== fjord ==
Design top, start of the top module:
module top #(
    parameter D_WIDTH = 16,
    parameter Q_BITS  = 13
)(
  input logic [D_WIDTH - 1 : 0] angle_in,
  input logic signed [D_WIDTH - 1 : 0] currA_in,
  input logic signed [D_WIDTH - 1 : 0] currB_in,
  input logic signed [D_WIDTH - 1 : 0] currC_in,
  input logic signed [D_WIDTH - 1 : 0] currT_in,
  input logic        [D_WIDTH - 1 : 0] periodTop,
  output logic pwmA_out,
  output logic pwmB_out,
  output logic pwmC_out,
  input logic signed [D_WIDTH - 1 : 0]  kpd, kpq,
  input logic signed [D_WIDTH - 1 : 0]  kid, kiq,
  input logic clear_pid,
  input  logic clk,
  input  logic rstb,
  input  logic valid,
  output logic ready
);
  reg [         15 : 0] angle_r;
  reg [D_WIDTH - 1 : 0] currA_r;
  reg [D_WIDTH - 1 : 0] currB_r;
  reg [D_WIDTH - 1 : 0] currC_r;
  reg [D_WIDTH - 1 : 0] currT_r;
  reg [         15 : 0] periodTop_r;
  reg [4:0]             state;
  reg  [D_WIDTH - 1 : 0] a_in_matmul;
  reg  [D_WIDTH - 1 : 0] b_in_matmul;
  reg  [1:0]             op_in_matmul;
  wire [D_WIDTH - 1 : 0] a_out_matmul;
  wire [D_WIDTH - 1 : 0] b_out_matmul;
  reg [D_WIDTH - 1 : 0] c_out_calc;
  reg [D_WIDTH - 1 : 0] park_d_r, park_q_r;
  reg [D_WIDTH - 1 : 0] va_r, vb_r;
  wire    cordic_out_valid;
  wire    matmul_out_valid;
  wire    pid_d_out_valid;
  wire    pid_q_out_valid;
  wire    svm_out_valid;
  reg     cordic_done;
  reg     clarke_done;
  reg     pid_d_done;
  reg     pid_q_done;
  ...
Settings: LEC_CHECK=0, ABC_AREA=1, CAP_MARGIN=20, CORE_MARGIN=2, CORE_UTILIZATION=72, CTS_CLUSTER_DIAMETER=373, CTS_CLUSTER_SIZE=97, PLACE_DENSITY=0.6, SETUP_SLACK_MARGIN=0.37, SLEW_MARGIN=20; clock period 3.58 ns.
run.sh (not shown) runs the stock make flow with config.mk's settings and CLKGATE_MAP_FILE=.
Tool error GRT-0232 stopped fjord during global routing (5_1_grt); no final results.
#### Input delta (maple over fjord)
# fjord
export LEC_CHECK = 0
export ABC_AREA = 1
export CAP_MARGIN = 20
export CORE_MARGIN = 2
export CORE_UTILIZATION = 72
export CTS_CLUSTER_DIAMETER = 373
export CTS_CLUSTER_SIZE = 97
export PLACE_DENSITY = 0.6
export SETUP_SLACK_MARGIN = 0.37
export SLEW_MARGIN = 20
create_clock -name core_clock -period 3.58 [get_ports {clk}]
# maple
export LEC_CHECK = 0
export CAP_MARGIN = 20
export CORE_MARGIN = 2
export CORE_UTILIZATION = 24
export PLACE_DENSITY = 0.6
export SLEW_MARGIN = 20
create_clock -name core_clock -period 10.8 [get_ports {clk}]
==> comparison <==
Higher total die area was reported by maple, not fjord.
The flow did not stop early for maple: all stages ran, and the layout cleared the timing, DRC and antenna checks.
maple vs. fjord: synthesized net count -2842; synthesized cell count -22%; post-cts gate resize count -539.
Sort fjord and maple by share of synthesized cell area in full adder, half adder and majority cells, descending, and maple comes first.
Between fjord and maple, post-synthesis cell area is higher for fjord, maple comes in under that.
The sequential cell area fraction in the yosys report reported for maple is greater than that of fjord by 1.4 points.
Summary of maple over fjord: chip area in the Yosys report saw a decrease; count of buffers added by post-CTS timing repair for setup has decreased; xor/xnor cell area share of the yosys netlist moved up; mean cell area of the mapped netlist up 1.5 µm².
Modified inputs, tundra compared to maple
# maple
export LEC_CHECK = 0
export CAP_MARGIN = 20
export CORE_MARGIN = 2
export CORE_UTILIZATION = 24
export PLACE_DENSITY = 0.6
export SLEW_MARGIN = 20
create_clock -name core_clock -period 10.8 [get_ports {clk}]
# tundra
export LEC_CHECK = 0
export CAP_MARGIN = 20
export CORE_MARGIN = 2
export CORE_UTILIZATION = 52
export PLACE_DENSITY = 0.6
export SLEW_MARGIN = 20
create_clock -name core_clock -period 6.39 [get_ports {clk}]
Results
- tundra finished all stages; however, its layout fails the closing checks, the failures being negative setup slack.
- The final layout from maple, which completed every stage, passed the timing, DRC and antenna checks at the end of the flow.
- Cmp tundra vs maple: die footprint lower in tundra
- In tundra the smallest setup slack after layout turned out 2.95 ns lower than in maple.
- Of maple and tundra, the run reporting the higher routed length on met2 was tundra.
- On net switching component of the power: tundra sits above maple.
- Worst path required time, maple and tundra: lower on tundra
The following lists how ember was set up differently from tundra:
# tundra
export LEC_CHECK = 0
export CAP_MARGIN = 20
export CORE_MARGIN = 2
export CORE_UTILIZATION = 52
export PLACE_DENSITY = 0.6
export SLEW_MARGIN = 20
create_clock -name core_clock -period 6.39 [get_ports {clk}]
# ember
export LEC_CHECK = 0
export CAP_MARGIN = 20
export CORE_MARGIN = 2
export CORE_UTILIZATION = 61
export MAX_ROUTING_LAYER = met4
export PLACE_DENSITY = 0.6
export SLEW_MARGIN = 20
create_clock -name core_clock -period 6.76 [get_ports {clk}]
Final checks on ember, whose flow otherwise completed, came back failing, citing negative setup slack. Compared to tundra, the routing of ember uses less wire. ember ends up with a internal power component that is 0.44 mW lower than in tundra. Cell area: ember lower than tundra. tundra ended up with svm0.state[4] as its launching instance or port of the critical path; ember ended up with svm0.state[2].
#### Input delta (quartz over ember)
# ember
export LEC_CHECK = 0
export CAP_MARGIN = 20
export CORE_MARGIN = 2
export CORE_UTILIZATION = 61
export MAX_ROUTING_LAYER = met4
export PLACE_DENSITY = 0.6
export SLEW_MARGIN = 20
create_clock -name core_clock -period 6.76 [get_ports {clk}]
# quartz
export LEC_CHECK = 0
export CAP_MARGIN = 20
export CORE_MARGIN = 2
export CORE_UTILIZATION = 70
export CTS_CLUSTER_DIAMETER = 28
export MAX_ROUTING_LAYER = met4
export PLACE_DENSITY = 0.6
export SETUP_SLACK_MARGIN = 1.94
export SLEW_MARGIN = 20
create_clock -name core_clock -period 7.44 [get_ports {clk}]
Findings:
Taking ember as the reference, in quartz clock-buffer cell count higher; post-synth tally of flip-flops with integrated enable roughly the same; global-route usage higher.
quartz closes out successfully: all stages finished, all timing, DRC and antenna checks passed.
Layout checks on ember: not met. Flow itself completed; violations: negative setup slack.
Input changes introduced in nickel (baseline for comparison: quartz):
# quartz
export LEC_CHECK = 0
export CAP_MARGIN = 20
export CORE_MARGIN = 2
export CORE_UTILIZATION = 70
export CTS_CLUSTER_DIAMETER = 28
export MAX_ROUTING_LAYER = met4
export PLACE_DENSITY = 0.6
export SETUP_SLACK_MARGIN = 1.94
export SLEW_MARGIN = 20
create_clock -name core_clock -period 7.44 [get_ports {clk}]
# nickel
export LEC_CHECK = 0
export CAP_MARGIN = 20
export CORE_MARGIN = 2
export CORE_UTILIZATION = 72
export PLACE_DENSITY = 0.35
export SETUP_SLACK_MARGIN = 1.74
export SLEW_MARGIN = 20
create_clock -name core_clock -period 7.25 [get_ports {clk}]
Results
The final layout from nickel, which completed every stage, passed the timing, DRC and antenna checks at the end of the flow.
Clock buffer count, nickel vs quartz: down by more than a quarter
nickel -> quartz: vias after detailed routing flat
Wire: nickel routes less than quartz
Number of H-tree branching levels in nickel vs quartz: down 1
Relative to quartz, maximum number of pins on one net before global-route repair increased by 12 in nickel.
Going from quartz to nickel, endpoint required time on the critical path lower; fmax closely matched the old numbers.
Power and IR drop assume default switching activity.
